// HandwashSensor
module HandwashSensor(
    input clk,
    input reset,
    input acceptLeftHandDistance,
    input [15:0] leftHandDistance,
    input acceptLeftHandGain,
    input [7:0] leftHandGain,
    input acceptRightHandDistance,
    input [15:0] rightHandDistance,
    input acceptRightHandGain,
    input [7:0] rightHandGain,
    output waterOn
);
reg [15:0] leftHandDistanceHeld;
 always@(posedge clk)  begin
     if(reset)
         leftHandDistanceHeld <= 0;
     else if(acceptLeftHandDistance)
         leftHandDistanceHeld <= leftHandDistance;
     else
         leftHandDistanceHeld <= leftHandDistanceHeld;
 end
reg [7:0] leftHandGainHeld;
 always@(posedge clk)  begin
     if(reset)
         leftHandGainHeld <= 0;
     else if(acceptLeftHandGain)
         leftHandGainHeld <= leftHandGain;
     else
         leftHandGainHeld <= leftHandGainHeld;
 end
reg [15:0] rightHandDistanceHeld;
 always@(posedge clk)  begin
     if(reset)
         rightHandDistanceHeld <= 0;
     else if(acceptRightHandDistance)
         rightHandDistanceHeld <= rightHandDistance;
     else
         rightHandDistanceHeld <= rightHandDistanceHeld;
 end
reg [7:0] rightHandGainHeld;
 always@(posedge clk)  begin
     if(reset)
         rightHandGainHeld <= 0;
     else if(acceptRightHandGain)
         rightHandGainHeld <= rightHandGain;
     else
         rightHandGainHeld <= rightHandGainHeld;
 end
wire [15:0] leftHand;
 wire [23:0] leftHandDistanceHeld_Mult_leftHandGainHeld;
 DSP48_AxB dsp_leftHandDistanceHeld_Mult_leftHandGainHeld(
     .CLK(clk),
     .A({ {9{1'b0}}, leftHandDistanceHeld}),
     .B({ {10{1'b0}}, leftHandGainHeld}),
     .P(leftHandDistanceHeld_Mult_leftHandGainHeld)
 );
 reg [16:0] leftHandDistanceHeld_Mult_leftHandGainHeld_ShiftR_7;
 always@(posedge clk) begin
     if(reset)
  ...
make LEC_CHECK=0 ABC_AREA=0 CAP_MARGIN=20 CELL_PAD_IN_SITES_DETAIL_PLACEMENT=1 CORE_ASPECT_RATIO=1.17 CORE_MARGIN=8 CORE_UTILIZATION=43 CTS_CLUSTER_SIZE=78 GPL_ROUTABILITY_DRIVEN=0 GPL_TIMING_DRIVEN=0 MAX_ROUTING_LAYER=met4 PLACE_DENSITY_LB_ADDON=0.14 SLEW_MARGIN=5 finish   # period 7.0 ns
run.sh (not shown) runs the stock make flow with config.mk's settings and CLKGATE_MAP_FILE=.
Rerun with:
Settings changed: ABC_AREA 0 to 1, CELL_PAD_IN_SITES_DETAIL_PLACEMENT 1 to default, CORE_ASPECT_RATIO 1.17 to 0.5, CORE_UTILIZATION 43 to 57, CTS_CLUSTER_SIZE 78 to default, GPL_ROUTABILITY_DRIVEN 0 to default, GPL_TIMING_DRIVEN 0 to default, MAX_ROUTING_LAYER met4 to default, PLACE_DENSITY_LB_ADDON 0.14 to default, SETUP_SLACK_MARGIN from default to 1.77, SLEW_MARGIN 5 to 20, TNS_END_PERCENT from default to 15.
Worst setup slack is better by 790 ps.
Clock power falls by 7.2%.
Non-clock buffer count falls by 34.
Register-to-register slack is better by 790 ps.
Area after synthesis rises by 7.9%.
Routed wire length falls by 5.6%.
Hold slack is better by 62 ps.
Design area rises by 4.3%.
Critical path depth falls by 4.
Die size falls by 16%.
Rerun with:
Settings changed: ABC_AREA 1 to default, CORE_UTILIZATION 57 to 40, CTS_CLUSTER_SIZE from default to 17, PLACE_DENSITY from default to 0.88, SETUP_SLACK_MARGIN 1.77 to default.
The changed run passed the timing, design-rule and antenna checks. Cell area goes down by about 4.5%. Non-clock buffer count is unchanged. Setup slack loses 390 ps. Register-to-register slack loses 390 ps. Fmax goes down by 7.6%. Routed wire length goes down by 12%.
Rerun with:
Settings changed: ABC_AREA from default to 1, CTS_CLUSTER_DIAMETER from default to 224, CTS_CLUSTER_SIZE 17 to 100, PLACE_DENSITY 0.88 to default.
Result:
- The new run produced a clean layout
- sequential share of layout area fell by 0.76 points
- via count rose by 18%
- die size rose by 7.1%
- register-to-register slack improves by 450 ps
- design area rose by 5.7%
Rerun with:
Settings changed: ABC_AREA 1 to default, CORE_MARGIN 8 to 2, CORE_UTILIZATION 40 to 59, CTS_CLUSTER_DIAMETER 224 to default, CTS_CLUSTER_SIZE 100 to default, TNS_END_PERCENT 15 to default.
Clock-buffer cell count fell by 1.
Register-to-register slack gets worse by 430 ps.
Core utilization increases by 23 points.
Non-clock buffer count does not change.

========
build 24:
HandwashSensor again, from the RTL that the note above started with.
## HandwashSensor
module HandwashSensor(
    input clk,
    input reset,
    input acceptLeftHandDistance,
    input [15:0] leftHandDistance,
    input acceptLeftHandGain,
    input [7:0] leftHandGain,
    input acceptRightHandDistance,
    input [15:0] rightHandDistance,
    input acceptRightHandGain,
    input [7:0] rightHandGain,
    output waterOn
);
export LEC_CHECK = 0
export CAP_MARGIN = 35
export CORE_ASPECT_RATIO = 1.03
export CORE_MARGIN = 2
export CORE_UTILIZATION = 72
export CTS_CLUSTER_DIAMETER = 47
export CTS_CLUSTER_SIZE = 78
export GPL_ROUTABILITY_DRIVEN = 1
export GPL_TIMING_DRIVEN = 1
export MAX_ROUTING_LAYER = met5
export PLACE_DENSITY = 0.66
export SETUP_SLACK_MARGIN = 0.6
export SLEW_MARGIN = 30
export TNS_END_PERCENT = 80
create_clock -name core_clock -period 4.51 [get_ports {clk}]
Build 24: all stages done; final checks FAILED (negative setup slack).
Here is what was changed in the inputs of build 45 compared with build 24.
- changing CTS_CLUSTER_DIAMETER from 47 to 41
- changing SETUP_SLACK_MARGIN from 0.6 to -0.01
- changing PLACE_DENSITY from 0.66 to 0.35
- changing CORE_ASPECT_RATIO from 1.03 to 1.71
- changing TNS_END_PERCENT from 80 to 20
- setting ABC_AREA to 1 for the first time
- changing the clock period (ns, I/O delays scaled along) from 4.51 to 3.9
--- outcome ---
Build 45 did not make it past 5_1_grt, where a tool error ended it. Build 45 vs build 24: mux share of post-synthesis cell area down. Summary: half-perimeter wire length after detailed placement, build 45 worse than build 24. | number of cell rows | build 45 vs build 24 | 15 higher |. Compared with build 24, synthesized cell count in build 45 increased by more than a quarter. Post-synthesis chip area from yosys: build 45 > build 24.
Edits applied to the flow inputs when going from build 45 to build 12:
- CTS_CLUSTER_DIAMETER now 47, was 41
- SETUP_SLACK_MARGIN now -0.35, was -0.01
- ABC_AREA no longer set, was 1
- TNS_END_PERCENT now 90, was 20
- PLACE_DENSITY now 0.66, was 0.35
- CORE_ASPECT_RATIO now 0.93, was 1.71
- the clock period (ns, I/O delays scaled along) now 4.12, was 3.9
None of the runs build 45 and build 12 ends with a clean layout. Complete run, failing final checks: build 12, reason negative setup slack. The flow ended early for build 45: it failed with a tool error in 5_1_grt. Post-synthesis cell area delta (build 12 − build 45): favourable. Sort build 45 and build 12 by total die size, ascending, and build 12 comes first. Comparing build 45 and build 12, post-synthesis share of cell area spent on and, or, nand and nor gates is higher on build 45. Build 45 -> build 12: number of gates resized after CTS decreased by more than a quarter. Summary of build 12 over build 45: chip height went down by 28%, number of cells in Yosys stat went down by 434.
[inputs] build 95 vs build 12
- removing CTS_CLUSTER_DIAMETER (formerly 47)
- changing CAP_MARGIN from 35 to 20
- changing CORE_UTILIZATION from 72 to 64
- removing CTS_CLUSTER_SIZE (formerly 78)
- removing GPL_TIMING_DRIVEN (formerly 1)
- changing SLEW_MARGIN from 30 to 20
- removing MAX_ROUTING_LAYER (formerly met5)
- removing TNS_END_PERCENT (formerly 90)
- removing CORE_ASPECT_RATIO (formerly 0.93)
- removing SETUP_SLACK_MARGIN (formerly -0.35)
- removing PLACE_DENSITY (formerly 0.66)
- removing GPL_ROUTABILITY_DRIVEN (formerly 1)
- changing the clock period (ns, I/O delays scaled along) from 4.12 to 4.11
Results
Relative to build 12, build 95 improves global-route wire length before repair.
Diff build 95 and build 12: combinational power lower in build 95
The runs compared here, build 95 and build 12, all ended either early or with open violations.
The layout from build 95, despite a flow that completed every stage, fails the layout checks, with the failing checks listed as negative setup slack.
Sort build 95 and build 12 by final cell count without fillers desc -> top: build 95
Per the comparison of build 95 with build 12, cell count after placement shows an increase of about 0.53%; area of the die shows an increase of about 12%; detailed route wirelength on metal3 shows a reduction of 79%; via count shows a reduction of about 15%; clock share of power shows an increase of 2.7 points.
On overall routed net length, build 12 loses to build 95.

========
The RTL this note starts from:
==> flow/design.v <==
module HandwashSensor(
    input clk,
    input reset,
    input acceptLeftHandDistance,
    input [15:0] leftHandDistance,
    input acceptLeftHandGain,
    input [7:0] leftHandGain,
    input acceptRightHandDistance,
    input [15:0] rightHandDistance,
    input acceptRightHandGain,
    input [7:0] rightHandGain,
    output waterOn
);
reg [15:0] leftHandDistanceHeld;
 always@(posedge clk)  begin
     if(reset)
         leftHandDistanceHeld <= 0;
     else if(acceptLeftHandDistance)
         leftHandDistanceHeld <= leftHandDistance;
     else
         leftHandDistanceHeld <= leftHandDistanceHeld;
 end
reg [7:0] leftHandGainHeld;
 always@(posedge clk)  begin
     if(reset)
         leftHandGainHeld <= 0;
     else if(acceptLeftHandGain)
         leftHandGainHeld <= leftHandGain;
     else
         leftHandGainHeld <= leftHandGainHeld;
 end
reg [15:0] rightHandDistanceHeld;
 always@(posedge clk)  begin
     if(reset)
         rightHandDistanceHeld <= 0;
     else if(acceptRightHandDistance)
         rightHandDistanceHeld <= rightHandDistance;
     else
         rightHandDistanceHeld <= rightHandDistanceHeld;
 end
reg [7:0] rightHandGainHeld;
 always@(posedge clk)  begin
     if(reset)
         rightHandGainHeld <= 0;
     else if(acceptRightHandGain)
         rightHandGainHeld <= rightHandGain;
     else
         rightHandGainHeld <= rightHandGainHeld;
 end
wire [15:0] leftHand;
 wire [23:0] leftHandDistanceHeld_Mult_leftHandGainHeld;
 DSP48_AxB dsp_leftHandDistanceHeld_Mult_leftHandGainHeld(
     .CLK(clk),
     .A({ {9{1'b0}}, leftHandDistanceHeld}),
     .B({ {10{1'b0}}, leftHandGainHeld}),
     .P(leftHandDistanceHeld_Mult_leftHandGainHeld)
 );
 reg [16:0] leftHandDistanceHeld_Mult_leftHandGainHeld_ShiftR_7;
 always@(posedge clk) begin
     if(reset)
         leftHandDistanceHeld_Mult_leftHandGainHeld_ShiftR_7 <= 0;
     else
         leftHandDistanceHeld_Mult_leftHandGainHeld_ShiftR_7 <= leftHandDistanceHeld_Mult_leftHandGainHeld >> 7;
 end
 assign leftHand = leftHandDistanceHeld_Mult_leftHandGainHeld_ShiftR_7;
wire [15:0] rightHand;
 wire [23:0] rightHandDistanceHeld_Mult_rightHandGainHeld;
 DSP48_AxB dsp_rightHandDistanceHeld_Mult_rightHandGainHeld(
     .CLK(clk),
     .A({ {9{1'b0}}, rightHandDistanceHeld}),
     .B({ {10{1'b0}}, rightHandGainHeld}),
     .P(rightHandDistanceHeld_Mult_rightHandGainHeld)
 );
 reg [16:0] rightHandDistanceHeld_Mult_rightHandGainHeld_ShiftR_7;
 always@(posedge clk) begin
     if(reset)
         rightHandDistanceHeld_Mult_rightHandGainHeld_ShiftR_7 <= 0;
     else
         rightHandDistanceHeld_Mult_rightHandGainHeld_ShiftR_7 <= rightHandDistanceHeld_Mult_rightHandGainHeld >> 7;
 end
 assign rightHand = rightHandDistanceHeld_Mult_rightHandGainHeld_ShiftR_7;
parameter threshold = 1500;
assign waterOn = leftHand != 0 && rightHand != 0 && (leftHand < threshold || rightHand < threshold);
endmodule
module DSP48_AxB
   (CLK,
    A,
    B,
    P);
  input CLK;
  input [24:0]A;
  input [17:0]B;
  output [42:0]P;
assign P = A*B;
endmodule
==> flow/config.mk <==
export PLATFORM = sky130hd
export DESIGN_NAME = HandwashSensor
export DESIGN_NICKNAME = HandwashSensor
export VERILOG_FILES = /design/flow/design.v
export SDC_FILE = /design/flow/constraint.sdc
export NUM_CORES = 4
export LEC_CHECK = 0
export CAP_MARGIN = 20
export CORE_MARGIN = 2
export CORE_UTILIZATION = 72
export CTS_CLUSTER_DIAMETER = 98
export CTS_CLUSTER_SIZE = 91
export PLACE_DENSITY_LB_ADDON = 0.27
export SLEW_MARGIN = 20
==> flow/constraint.sdc <==
create_clock -name core_clock -period 4.4 [get_ports {clk}]
set_input_delay 0.8800 -clock core_clock [delete_from_list [all_inputs] [get_ports {clk}]]
set_output_delay 0.8800 -clock core_clock [all_outputs]
set_load 0.01 [all_outputs]
The first run never finished: it broke off in global routing.
==> next run, changes <==
Settings changed: CTS_CLUSTER_SIZE 91 to 21, PLACE_DENSITY set to 0.8, PLACE_DENSITY_LB_ADDON 0.27 to unset.
This time the run ran to the end with violations: capacitance limit, slew limit, setup timing.
Synthesized area is unchanged.
Die size does not change.
Synthesized cell count does not change.
==> next run, changes <==
Settings changed: ABC_AREA set to 1, CTS_CLUSTER_DIAMETER 98 to 400, CTS_CLUSTER_SIZE 21 to 96, PLACE_DENSITY 0.8 to unset.
Clock period 4.4 ns to 4.24 ns, I/O delays scaled along.
Result: This time the run completed, yet does not pass: setup timing; maximum frequency grows by about a fifth; design area increases slightly; critical path depth rises by 6; non-clock buffer count decreases by 29; final cell count rises by a quarter to a third; global-route usage shrinks by 7.7 points; via count goes up slightly.
==> next run, changes <==
Settings changed: ABC_AREA 1 to unset, CTS_CLUSTER_DIAMETER 400 to 98, CTS_CLUSTER_SIZE 96 to 20, PLACE_DENSITY set to 0.66.
Clock period 4.24 ns to 4.4 ns, I/O delays scaled along.
Effect: The new run ran to the end with violations: capacitance limit, slew limit, setup timing. Clock power climbs by 16%. Worst setup slack got worse by 0.54 ns. Cell count drops by 20%.
==> next run, changes <==
Settings changed: CORE_UTILIZATION 72 to 65, CTS_CLUSTER_DIAMETER 98 to unset, CTS_CLUSTER_SIZE 20 to unset, PLACE_DENSITY 0.66 to unset.
Clock period 4.4 ns to 5.41 ns, I/O delays scaled along.
With this change the flow went through all stages and came out clean.
Sequential cell count is unchanged.
Setup slack gets better by 0.91 ns.
Register-to-register slack gets better by 0.91 ns.
Maximum frequency drops by a few percent.
Cell area drops by about a fifth.
Sequential share of layout area climbs by 1.6 points.
Via count drops by a quarter to a third.
Sequential power drops by about a fifth.
Non-clock buffer count drops by 149.
Global-route usage drops by 17 points.

========
Starts from the design.v that is shown in full above.
clock: 4.51 ns
lec_check: 0
cap_margin: 35
core_aspect_ratio: 0.76
core_margin: 2
core_utilization: 72
cts_cluster_diameter: 47
cts_cluster_size: 78
gpl_routability_driven: 1
gpl_timing_driven: 1
max_routing_layer: met5
place_density: 0.66
setup_slack_margin: -0.35
slew_margin: 30
tns_end_percent: 20
The first run finished but failed the layout checks on setup timing.
Edit:
- CORE_ASPECT_RATIO: 0.76 -> 1.71
- CORE_UTILIZATION: 72 -> 58
- CTS_CLUSTER_DIAMETER: 47 -> not set
- PLACE_DENSITY: 0.66 -> not set
- PLACE_DENSITY_LB_ADDON: not set -> 0.08
- clock period: 4.51 -> 4.63 ns (I/O delays scaled with it)
Result:
- The changed run completed and failed the layout checks on setup timing
- total power goes down by 4.3%
- design area went down by 1.2%
- non-clock buffer count decreases by 19
- final cell count rises by 2.3%
- sequential cell count stays the same
- hold slack is worse by 5.0 ps
- clock power came out lower by 4.2%
- setup slack is better by 33 ps
- clock-buffer cell count shrinks by 2
Edit:
- CORE_ASPECT_RATIO: 1.71 -> 0.76
- CORE_UTILIZATION: 58 -> 35
- GPL_ROUTABILITY_DRIVEN: 1 -> 0
- SLEW_MARGIN: 30 -> 0
- clock period: 4.63 -> 5.46 ns (I/O delays scaled with it)
Result: With this change the flow completed with no timing, DRC or antenna violations; wire length is higher by 2.0%; power is lower by 17%; non-clock buffer count is lower by 84; final cell count is higher by 5.4%; synthesized area stays the same; final area is lower by 3.6%; sequential share of layout area is higher by 0.40 points.
Edit:
- ABC_AREA: not set -> 1
- CORE_ASPECT_RATIO: 0.76 -> 1.81
- CORE_UTILIZATION: 35 -> 57
- CTS_CLUSTER_DIAMETER: not set -> 106
- SETUP_SLACK_MARGIN: -0.35 -> -0.04
Effect:
- The new run ran to the end with no violations
- design area grows by a few percent
- count of clock-buffer cells in the layout is unchanged
- power grows by about a fifth
- combinational power grows by well over a third
- hold slack improved by 66 ps
- worst setup slack improved by 450 ps
- die area shrinks by a quarter to a third
- core utilization grows by 22 points
- via count grows by a quarter to a third
- global-route usage grows by 14 points
- synthesized area grows by a little under a tenth
Power is estimated from default activity; no workload was simulated.
